## P
// aoc_day2
module aoc_day2 (
    input         clock,
    input         reset,
    input  [63:0] data_value,
    input         data_valid,
    output        data_ready,
    output        result_valid,
    output [63:0] result_value
);
Size: ~3,100 cells after synthesis, roughly 400 flip-flops.
Settings: LEC_CHECK=0, CAP_MARGIN=20, CORE_MARGIN=2, CORE_UTILIZATION=72, CTS_CLUSTER_DIAMETER=50, CTS_CLUSTER_SIZE=30, MIN_ROUTING_LAYER=met1, PLACE_DENSITY=0.66, SLEW_MARGIN=30, TNS_END_PERCENT=95; clock period 3.01 ns.
run.sh (not shown) runs the stock make flow with config.mk's settings and CLKGATE_MAP_FILE=.
Nothing crashed in P and all stages finished; the problem is that the final layout failed, the offending checks being setup timing.
Relative to P, the following input files were edited for Q:
# P
export LEC_CHECK = 0
export CAP_MARGIN = 20
export CORE_MARGIN = 2
export CORE_UTILIZATION = 72
export CTS_CLUSTER_DIAMETER = 50
export CTS_CLUSTER_SIZE = 30
export MIN_ROUTING_LAYER = met1
export PLACE_DENSITY = 0.66
export SLEW_MARGIN = 30
export TNS_END_PERCENT = 95
create_clock -name core_clock -period 3.01 [get_ports {clock}]
# Q
export LEC_CHECK = 0
export CAP_MARGIN = 20
export CORE_MARGIN = 2
export CORE_UTILIZATION = 58
export CTS_CLUSTER_SIZE = 30
export MIN_ROUTING_LAYER = met1
export PLACE_DENSITY = 0.66
export SLEW_MARGIN = 30
export TNS_END_PERCENT = 95
create_clock -name core_clock -period 3.01 [get_ports {clock}]
Findings:
- Status: sequential share of cell area parity (Q, P)
- Comparing P and Q, number of rows created at floorplan is lower on P.
- Cell count: Q vs P up 128
- Delta (Q minus P): met1 track demand over resource shrank by 9.0 points; slew of the pin with the lowest slew margin shrank by 0.15 ns; non-clock buffer count grew by 38.
- Of Q and P, it is Q that has the lower final period utilization.
- Every stage of Q finished as expected; the final checks, on the other hand, flagged setup timing, which means the layout fails.
Edits applied to the flow inputs when going from Q to R:
# Q
export LEC_CHECK = 0
export CAP_MARGIN = 20
export CORE_MARGIN = 2
export CORE_UTILIZATION = 58
export CTS_CLUSTER_SIZE = 30
export MIN_ROUTING_LAYER = met1
export PLACE_DENSITY = 0.66
export SLEW_MARGIN = 30
export TNS_END_PERCENT = 95
create_clock -name core_clock -period 3.01 [get_ports {clock}]
# R
export LEC_CHECK = 0
export CAP_MARGIN = 20
export CORE_MARGIN = 2
export CORE_UTILIZATION = 10
export SLEW_MARGIN = 20
create_clock -name core_clock -period 5.62 [get_ports {clock}]
## What came out
- Per the comparison of R with Q, placer's final routability congestion estimate now smaller; share of cell area taken by flip-flops and latches went down 0.36 points; fraction of met1 tracks used by global routing lost 30 points; number of global-route vias before repair went down 1,632; core utilization fell 60 points.
- Diff Q -> R: final non-filler cell area went up; final non-filler cell total went up about 60%; routed wire length increased 17%; highest achievable clock rate now sits lower.
- R closes out successfully: all stages finished, all timing, DRC and antenna checks passed.
- On number of DRC markers in iteration 0, R does better than Q.
- R ended with more full die area than Q.
[inputs] S vs R
# R
export LEC_CHECK = 0
export CAP_MARGIN = 20
export CORE_MARGIN = 2
export CORE_UTILIZATION = 10
export SLEW_MARGIN = 20
create_clock -name core_clock -period 5.62 [get_ports {clock}]
# S
export LEC_CHECK = 0
export CAP_MARGIN = 20
export CORE_MARGIN = 2
export CORE_UTILIZATION = 67
export CTS_CLUSTER_SIZE = 20
export SLEW_MARGIN = 20
create_clock -name core_clock -period 3.35 [get_ports {clock}]
Findings:
- Die extent in x in S is about 60% lower than in R
- Diff S and R: post-layout instance area higher in R
- Between R and S, the cell count went down.
- Summed standard-cell area reported by yosys: S vs R identical
- On shortest clock period the worst path allows after layout, the lower figure sits with S, not R.
Input-level comparison between T and S:
# S
export LEC_CHECK = 0
export CAP_MARGIN = 20
export CORE_MARGIN = 2
export CORE_UTILIZATION = 67
export CTS_CLUSTER_SIZE = 20
export SLEW_MARGIN = 20
create_clock -name core_clock -period 3.35 [get_ports {clock}]
# T
export LEC_CHECK = 0
export CAP_MARGIN = 20
export CORE_MARGIN = 2
export CORE_UTILIZATION = 64
export SLEW_MARGIN = 20
create_clock -name core_clock -period 5.62 [get_ports {clock}]
## What came out
- Compared with S, in T power per unit of standard cell area has decreased; number of buffers created by CTS up 1.
- From S to T, count of hold-fix buffers inserted at cts did not move at all.
- The run with more setup slack is T; S has less.
- T vs. S: top fanout value on the critical path went up by 50.

* * *

aoc_day2 again, from the RTL that the note above started with.
clock: 2.63 ns
lec_check: 0
cap_margin: 5
core_margin: 2
core_utilization: 66
cts_cluster_diameter: 41
max_routing_layer: met4
slew_margin: 20
The starting point did not get past 5_1_grt on GRT-0232.
==> next run, changes <==
- CAP_MARGIN: 5 -> 20
- CORE_UTILIZATION: 66 -> 72
- CTS_CLUSTER_DIAMETER: 41 -> 62
- MAX_ROUTING_LAYER: met4 -> unset
- PLACE_DENSITY: unset -> 0.66
- clock period: 2.63 -> 4.78 ns (I/O delays scaled with it)
Result: The new run ran to the end with no violations; die size is lower by a little under a tenth; area after synthesis is unchanged; synthesized cell count is unchanged.
==> next run, changes <==
- CORE_UTILIZATION: 72 -> 32
- CTS_CLUSTER_DIAMETER: 62 -> unset
- PLACE_DENSITY: 0.66 -> unset
- clock period: 4.78 -> 3.93 ns (I/O delays scaled with it)
After rerunning: Core utilization goes down by 44 points; non-clock buffer count goes up by 27; via count went down by about 5.3%; clock power rises by about 30%; sequential power grows by about 20%; sequential cell count does not change; maximum frequency went up by about 6%.
==> next run, changes <==
- CORE_UTILIZATION: 32 -> 68
- CTS_CLUSTER_SIZE: unset -> 41
- clock period: 3.93 -> 3.22 ns (I/O delays scaled with it)
=>
- synthesized area does not change
- utilization went up by 43 points
- count of clock-buffer cells in the layout went down by 2
- global-route usage went up by 18 points

* * *

Starting RTL as in the previous note.
// aoc_day2
module aoc_day2 (
    input         clock,
    input         reset,
    input  [63:0] data_value,
    input         data_valid,
    output        data_ready,
    output        result_valid,
    output [63:0] result_value
);
    wire [1:0] debug_unused;
    aoc aoc (
        .clock        (clock),
        .reset        (reset),
        .puzzle       (5'b00100),
        .data_value   (data_value),
        .data_valid   (data_valid),
        .data_ready   (data_ready),
        .result_valid (result_valid),
        .result_value (result_value),
        .debug        (debug_unused)
    );
endmodule
Settings: LEC_CHECK=0, CAP_MARGIN=20, CORE_ASPECT_RATIO=0.91, CORE_MARGIN=2, CORE_UTILIZATION=72, CTS_CLUSTER_DIAMETER=356, CTS_CLUSTER_SIZE=30, HOLD_SLACK_MARGIN=0.29, MIN_ROUTING_LAYER=met1, PLACE_DENSITY_LB_ADDON=0.0, SETUP_SLACK_MARGIN=-0.23, SLEW_MARGIN=30, TNS_END_PERCENT=85; clock period 2.38 ns.
The starting point died in clock tree synthesis (4_1_cts) with DPL-0033.
Next try:
CORE_ASPECT_RATIO = not set   (was 0.91)
CORE_UTILIZATION = 40   (was 72)
CTS_CLUSTER_DIAMETER = not set   (was 356)
CTS_CLUSTER_SIZE = not set   (was 30)
HOLD_SLACK_MARGIN = not set   (was 0.29)
MIN_ROUTING_LAYER = not set   (was met1)
PLACE_DENSITY_LB_ADDON = not set   (was 0.0)
SETUP_SLACK_MARGIN = not set   (was -0.23)
SLEW_MARGIN = 20   (was 30)
TNS_END_PERCENT = not set   (was 85)
clock period = 5.0 ns   (was 2.38 ns; I/O delays follow)
=>
- The new run went through all stages and came out clean
- synthesized cell count does not change
- area after synthesis is unchanged
- die size went up by well over a third
Next try:
ABC_AREA = 1   (was not set)
CORE_UTILIZATION = 65   (was 40)
clock period = 1.14 ns   (was 5.0 ns; I/O delays follow)
After rerunning: The new run did not get past global routing (5_1_grt); die area drops by a quarter to a third; area after synthesis climbs by roughly a tenth; synthesized cell count climbs by well over a third.
Next try:
CORE_UTILIZATION = 40   (was 65)
CTS_CLUSTER_DIAMETER = 66   (was not set)
PLACE_DENSITY_LB_ADDON = 0.09   (was not set)
clock period = 5.0 ns   (was 1.14 ns; I/O delays follow)
Outcome: This time the run completed without violations; area after synthesis does not change; synthesized cell count is unchanged; die area rises by well over a third.
Next try:
ABC_AREA = 0   (was 1)
CORE_UTILIZATION = 41   (was 40)
MIN_ROUTING_LAYER = met2   (was not set)
The changed run finished clean.
Routed wire length went down by about a fifth.
Worst hold slack gets worse by 0.0081 ns.
Critical path depth decreases by 2.
Die size went down by about a fifth.
Combinational power is lower by a quarter to a third.
Via count climbs by roughly a tenth.
Total power decreases by about a fifth.

* * *

aoc_day2 again, from the RTL that the note above started with.
make LEC_CHECK=0 ABC_AREA=0 CAP_MARGIN=15 CORE_MARGIN=2 CORE_UTILIZATION=72 CTS_CLUSTER_DIAMETER=400 CTS_CLUSTER_SIZE=95 PLACE_DENSITY=0.4 SLEW_MARGIN=20 TNS_END_PERCENT=10 finish   # period 2.17 ns
The starting point failed in global routing.
Change:
- ABC_AREA: 0 -> 1
- CAP_MARGIN: 15 -> 20
- CORE_ASPECT_RATIO: not set -> 1.4
- CTS_CLUSTER_DIAMETER: 400 -> not set
- CTS_CLUSTER_SIZE: 95 -> 10
- PLACE_DENSITY: 0.4 -> not set
- TNS_END_PERCENT: 10 -> not set
- clock period: 2.17 -> 1.14 ns (I/O delays scaled with it)
After rerunning:
- Now the flow ended with an error in clock tree synthesis on DPL-0038
- die area grows by 14%
- synthesized cell count grows by about 40%
- area after synthesis climbs by 14%
Change:
- ABC_AREA: 1 -> not set
- CORE_ASPECT_RATIO: 1.4 -> not set
- CORE_UTILIZATION: 72 -> 66
- CTS_CLUSTER_SIZE: 10 -> not set
- MAX_ROUTING_LAYER: not set -> met4
- clock period: 1.14 -> 3.18 ns (I/O delays scaled with it)
Effect: With this change the flow completed without violations; die area falls by 4.2%; synthesized area falls by 12%; synthesized cell count falls by 29%.
Change:
- CORE_UTILIZATION: 66 -> 72
- PLACE_DENSITY: not set -> 0.89
- SETUP_SLACK_MARGIN: not set -> 0.88
Result: The new run ended with an error in global routing (GRT-0232). Die size goes down by a little under a tenth. Area after synthesis stays the same. Synthesized cell count stays the same.

* * *

Starting RTL as in the previous note.
==> flow/config.mk <==
export PLATFORM = sky130hd
export DESIGN_NAME = aoc_day2
export DESIGN_NICKNAME = aoc_day2
export VERILOG_FILES = /design/flow/design.v
export SDC_FILE = /design/flow/constraint.sdc
export NUM_CORES = 4
export LEC_CHECK = 0
export ABC_AREA = 0
export CAP_MARGIN = 20
export CELL_PAD_IN_SITES_DETAIL_PLACEMENT = 1
export CELL_PAD_IN_SITES_GLOBAL_PLACEMENT = 0
export CORE_ASPECT_RATIO = 1.9
export CORE_MARGIN = 2
export CORE_UTILIZATION = 32
export CTS_CLUSTER_SIZE = 37
export GPL_ROUTABILITY_DRIVEN = 1
export MIN_ROUTING_LAYER = met1
export PLACE_DENSITY_LB_ADDON = 0.09
export SLEW_MARGIN = 40
export TNS_END_PERCENT = 30
==> flow/constraint.sdc <==
create_clock -name core_clock -period 5.37 [get_ports {clock}]
set_input_delay 1.0740 -clock core_clock [delete_from_list [all_inputs] [get_ports {clock}]]
set_output_delay 1.0740 -clock core_clock [all_outputs]
set_load 0.01 [all_outputs]
Then changed:
CORE_ASPECT_RATIO = 0.71   (was 1.9)
CTS_CLUSTER_SIZE = 85   (was 37)
SLEW_MARGIN = 20   (was 40)
TNS_END_PERCENT = 60   (was 30)
clock period = 5.78 ns   (was 5.37 ns; I/O delays follow)
After rerunning: Setup slack gains 0.47 ns; cell count barely changes; sequential power drops by 8.3%; wire length drops by 7.6%; power went down by 5.8%; critical path depth fell by 1; first-iteration DRC count rose by 29%; die area hardly moves; worst hold slack got worse by 0.0040 ns; synthesized cell count is unchanged; core utilization is higher by 0.20 points.
Then changed:
SLEW_MARGIN = 40   (was 20)
TNS_END_PERCENT = 30   (was 60)
Hold slack barely changes.
Non-clock buffer count came out higher by 1.
Power came out higher by 1.1%.
Worst setup slack degrades by 0.025 ns.
Die area is unchanged.
Synthesized cell count is unchanged.
Clock-buffer cell count came out lower by 10.
Fmax came out lower by about 0.6%.
Routed wire length came out higher by 0.38%.
Global-route usage came out higher by 0.16 points.
Then changed:
ABC_AREA = not set   (was 0)
CELL_PAD_IN_SITES_DETAIL_PLACEMENT = not set   (was 1)
CELL_PAD_IN_SITES_GLOBAL_PLACEMENT = not set   (was 0)
CORE_ASPECT_RATIO = not set   (was 0.71)
CORE_UTILIZATION = 40   (was 32)
CTS_CLUSTER_SIZE = not set   (was 85)
GPL_ROUTABILITY_DRIVEN = not set   (was 1)
MIN_ROUTING_LAYER = not set   (was met1)
PLACE_DENSITY_LB_ADDON = not set   (was 0.09)
SLEW_MARGIN = 20   (was 40)
TNS_END_PERCENT = not set   (was 30)
clock period = 3.93 ns   (was 5.78 ns; I/O delays follow)
Effect: Setup slack got worse by 1.5 ns. Via count decreases slightly. Core utilization went up by 9.2 points. First-iteration DRC count came out higher by a quarter to a third. Synthesized cell count is unchanged. Wire length fell by about a fifth. Critical path depth does not change. Cell area stays flat. Non-clock buffer count rose by 29.

* * *

Starting RTL as in the previous note.
Settings: LEC_CHECK=0, ABC_AREA=0, CAP_MARGIN=20, CORE_MARGIN=2, CORE_UTILIZATION=72, CTS_CLUSTER_DIAMETER=400, CTS_CLUSTER_SIZE=95, HOLD_SLACK_MARGIN=0.3, PLACE_DENSITY=0.4, SLEW_MARGIN=20, TNS_END_PERCENT=10; clock period 2.17 ns.
The starting point aborted during global routing on GRT-0232.
==> next run, changes <==
ABC_AREA = not set   (was 0)
CORE_UTILIZATION = 63   (was 72)
CTS_CLUSTER_DIAMETER = not set   (was 400)
CTS_CLUSTER_SIZE = not set   (was 95)
HOLD_SLACK_MARGIN = not set   (was 0.3)
PLACE_DENSITY = not set   (was 0.4)
TNS_END_PERCENT = not set   (was 10)
clock period = 5.62 ns   (was 2.17 ns; I/O delays follow)
What happened:
- The changed run finished clean
- synthesized cell count is unchanged
- die size increases by 14%
- synthesized area stays the same
==> next run, changes <==
ABC_AREA = 1   (was not set)
CORE_ASPECT_RATIO = 0.69   (was not set)
CORE_UTILIZATION = 68   (was 63)
CTS_CLUSTER_SIZE = 10   (was not set)
clock period = 1.14 ns   (was 5.62 ns; I/O delays follow)
=> Now the flow died in clock tree synthesis on DPL-0033. Synthesized cell count grows by 41%. Synthesized area increases by 14%. Die area grows by 5.5%.
==> next run, changes <==
ABC_AREA = not set   (was 1)
CORE_ASPECT_RATIO = not set   (was 0.69)
CORE_UTILIZATION = 66   (was 68)
CTS_CLUSTER_DIAMETER = 62   (was not set)
CTS_CLUSTER_SIZE = not set   (was 10)
clock period = 4.07 ns   (was 1.14 ns; I/O delays follow)
What happened:
- With this change the flow went through all stages and came out clean
- area after synthesis goes down by 12%
- die size goes down by 9.4%
- synthesized cell count goes down by 29%

* * *

Starting RTL as in the previous note.
clock: 5.85 ns
lec_check: 0
abc_area: 0
cap_margin: 10
cell_pad_in_sites_detail_placement: 2
cell_pad_in_sites_global_placement: 1
core_aspect_ratio: 1.34
core_margin: 10
core_utilization: 58
cts_cluster_diameter: 309
cts_cluster_size: 30
gpl_routability_driven: 0
gpl_timing_driven: 0
hold_slack_margin: 0.28
max_routing_layer: met5
min_routing_layer: met1
place_density: 0.37
slew_margin: 30
tns_end_percent: 95
The starting point died in 3_5_place_dp.
Then changed:
ABC_AREA = unset   (was 0)
CAP_MARGIN = 20   (was 10)
CELL_PAD_IN_SITES_DETAIL_PLACEMENT = unset   (was 2)
CELL_PAD_IN_SITES_GLOBAL_PLACEMENT = unset   (was 1)
CORE_ASPECT_RATIO = unset   (was 1.34)
CORE_MARGIN = 2   (was 10)
CORE_UTILIZATION = 28   (was 58)
CTS_CLUSTER_DIAMETER = unset   (was 309)
GPL_ROUTABILITY_DRIVEN = unset   (was 0)
GPL_TIMING_DRIVEN = unset   (was 0)
HOLD_SLACK_MARGIN = unset   (was 0.28)
MAX_ROUTING_LAYER = unset   (was met5)
clock period = 2.75 ns   (was 5.85 ns; I/O delays follow)
Now the flow reached the layout checks and failed them: negative setup slack.
Synthesized cell count does not change.
Die area went up by 76%.
Synthesized area is unchanged.
Then changed:
CORE_UTILIZATION = 72   (was 28)
CTS_CLUSTER_DIAMETER = 97   (was unset)
MAX_ROUTING_LAYER = met4   (was unset)
PLACE_DENSITY = 0.66   (was 0.37)
clock period = 3.06 ns   (was 2.75 ns; I/O delays follow)
The changed run reached the layout checks and failed them: negative setup slack.
Final area goes down by about a fifth.
Routed wire length went down by about a fifth.
Non-clock buffer count decreases by 269.
Worst setup slack is better by 0.21 ns.
Critical path depth stays the same.
Worst hold slack is better by 0.17 ns.
Then changed:
CTS_CLUSTER_DIAMETER = unset   (was 97)
CTS_CLUSTER_SIZE = unset   (was 30)
MIN_ROUTING_LAYER = unset   (was met1)
PLACE_DENSITY = 0.95   (was 0.66)
SETUP_SLACK_MARGIN = 0.94   (was unset)
SLEW_MARGIN = 20   (was 30)
TNS_END_PERCENT = unset   (was 95)
clock period = 3.18 ns   (was 3.06 ns; I/O delays follow)
This time the run never finished: it broke off in 5_1_grt, error GRT-0232.
Synthesized cell count is unchanged.
Area after synthesis is unchanged.
Die size stays the same.
Then changed:
CTS_CLUSTER_SIZE = 41   (was unset)
MAX_ROUTING_LAYER = unset   (was met4)
PLACE_DENSITY = 0.65   (was 0.95)
SETUP_SLACK_MARGIN = 0.43   (was 0.94)
clock period = 3.22 ns   (was 3.18 ns; I/O delays follow)
What happened: The changed run aborted during 5_1_grt; synthesized cell count stays the same; die area does not change; synthesized area is unchanged.
Then changed:
CORE_UTILIZATION = 68   (was 72)
CTS_CLUSTER_DIAMETER = 355   (was unset)
PLACE_DENSITY = unset   (was 0.65)
SETUP_SLACK_MARGIN = 0.8   (was 0.43)
Effect: The new run aborted during 5_1_grt, error GRT-0232; synthesized area does not change; die area goes up by 5.8%; synthesized cell count does not change.
Power and IR drop assume default switching activity.
